==> flow/design.v <==
module buck_v1_0 #(
  parameter model_data_width = 25,
  parameter model_decimal_width = 16
)(
  input aclk, 
  input resetn, 
  input clock_enable,
  input pwm, 
  input signed [model_data_width-1:0] input_voltage,
  input signed [model_data_width-1:0] period_inductor,
  input signed [model_data_width-1:0] period_capacitor,
  input signed [model_data_width-1:0] inverse_resistor,
  output reg signed [model_data_width-1:0] inductor_current,
  output signed [model_data_width-1:0] capacitor_current,
  output signed [model_data_width-1:0] output_current,
  output reg signed [model_data_width-1:0] output_voltage  
);
  wire signed [model_data_width-1:0] voltage_diff;  
  wire signed [(model_data_width*2)-1:0] voltage_diff_intl_2width;  
  wire signed [model_data_width-1:0] voltage_diff_intl;  
  wire signed [(model_data_width*2)-1:0] capacitor_current_intc_2width;  
  wire signed [model_data_width-1:0] capacitor_current_intc;  
  wire signed [(model_data_width*2)-1:0] output_current_2width;  
  assign voltage_diff = pwm? input_voltage - output_voltage: -output_voltage;
  assign voltage_diff_intl_2width = voltage_diff * period_inductor;
  assign voltage_diff_intl = voltage_diff_intl_2width >>> model_decimal_width;
  always @(posedge aclk)
    if (!resetn)
      inductor_current <= 0;
    else 
      if (clock_enable)
        inductor_current <= inductor_current + voltage_diff_intl;
  assign capacitor_current = inductor_current - output_current;
  assign capacitor_current_intc_2width = capacitor_current * period_capacitor;
  assign capacitor_current_intc = capacitor_current_intc_2width >>> model_decimal_width;
  always @(posedge aclk)
    if (!resetn)
      output_voltage <= 0;
    else 
      if (clock_enable)
        output_voltage <= output_voltage + capacitor_current_intc;
  assign output_current_2width = output_voltage * inverse_resistor;
  assign output_current = output_current_2width >>> model_decimal_width;
endmodule
clock: 19.4 ns
lec_check: 0
abc_area: 1
cap_margin: 0
cell_pad_in_sites_detail_placement: 2
cell_pad_in_sites_global_placement: 2
core_margin: 2
core_utilization: 54
cts_cluster_diameter: 297
gpl_routability_driven: 1
gpl_timing_driven: 0
hold_slack_margin: 0.19
max_routing_layer: met4
min_routing_layer: met1
place_density_lb_addon: 0.16
setup_slack_margin: 0.93
slew_margin: 20
tns_end_percent: 80
run.sh (not shown) runs the stock make flow with config.mk's settings and CLKGATE_MAP_FILE=.
The baseline aborted during 3_3_place_gp on FLW-0024.
Edit:
ABC_AREA = not set   (was 1)
CELL_PAD_IN_SITES_DETAIL_PLACEMENT = not set   (was 2)
CELL_PAD_IN_SITES_GLOBAL_PLACEMENT = 1   (was 2)
CTS_CLUSTER_DIAMETER = 235   (was 297)
CTS_CLUSTER_SIZE = 100   (was not set)
GPL_ROUTABILITY_DRIVEN = 0   (was 1)
GPL_TIMING_DRIVEN = not set   (was 0)
HOLD_SLACK_MARGIN = not set   (was 0.19)
MAX_ROUTING_LAYER = not set   (was met4)
SETUP_SLACK_MARGIN = not set   (was 0.93)
TNS_END_PERCENT = 10   (was 80)
Result: Now the flow finished with setup timing left. Synthesized cell count falls by 16%. Synthesized area falls by 4.0%. Die size falls by 3.9%.

* * *

## run A
Starts from the design.v that is shown in full above.
Settings: LEC_CHECK=0, ABC_AREA=1, CAP_MARGIN=0, CELL_PAD_IN_SITES_DETAIL_PLACEMENT=2, CELL_PAD_IN_SITES_GLOBAL_PLACEMENT=2, CORE_MARGIN=2, CORE_UTILIZATION=54, CTS_CLUSTER_DIAMETER=297, GPL_ROUTABILITY_DRIVEN=0, HOLD_SLACK_MARGIN=0.19, MIN_ROUTING_LAYER=met1, PLACE_DENSITY_LB_ADDON=0.16, SETUP_SLACK_MARGIN=0.93, SLEW_MARGIN=20, TNS_END_PERCENT=80; clock period 19.4 ns.
Run A: aborted in detailed placement (3_5_place_dp) (tool error)
Modified inputs, run B compared to run A
- CORE_MARGIN: 2 -> 4
- GPL_TIMING_DRIVEN: unset -> 0
- MAX_ROUTING_LAYER: unset -> met4
- GPL_ROUTABILITY_DRIVEN: 0 -> 1
- the clock period (ns, I/O delays scaled along): 19.4 -> 18.6
==> results <==
Reported for run B and run A, core box area turned out identical to the last digit. Comparing run A against run B, there is no change at all in sequential element share of the synthesized area. Diff run B..run A | count of pins on the block boundary | unchanged. Compared with run A, run B shows a higher chip height. Status for run B and run A: no clean run. Run A got as far as detailed placement (3_5_place_dp), where a tool error ended the run. As the logs show, run B stopped at global placement (3_3_place_gp) after a tool error, so it never reached the end of the flow. Run B against run A: floorplan die width up about 1.1%; die size up 2900 sq um.
Modified inputs, run C compared to run B
- a change of GPL_TIMING_DRIVEN from 0 to 1
- a change of CORE_UTILIZATION from 54 to 40
- a deleted GPL_ROUTABILITY_DRIVEN that had been 1
- an added CTS_CLUSTER_SIZE of 47
- a deleted MIN_ROUTING_LAYER that had been met1
- a deleted HOLD_SLACK_MARGIN that had been 0.19
- a deleted PLACE_DENSITY_LB_ADDON that had been 0.16
- a change of CTS_CLUSTER_DIAMETER from 297 to 391
- a deleted SETUP_SLACK_MARGIN that had been 0.93
- a change of CORE_MARGIN from 4 to 5
- a change of CAP_MARGIN from 0 to 20
- a change of the clock period (ns, I/O delays scaled along) from 18.6 to 18.7
### Flow results
- Run B: it failed with a tool error in global placement (3_3_place_gp), so there are no final results.
- Run C had finished all stages when the layout checks came back failing, citing negative setup slack.
- Status: post-synthesis sequential area ratio parity (run C, run B)
- Count of library flops with an enable pin came out exactly the same in run C and run B.
- Going from run B to run C, the horizontal die size was found to have gone up by about 16%.
- Against run B, die footprint in run C rose by more than a quarter.
- Looking at share of the core filled by cells before placement, run C sits 14 points lower than run B does.
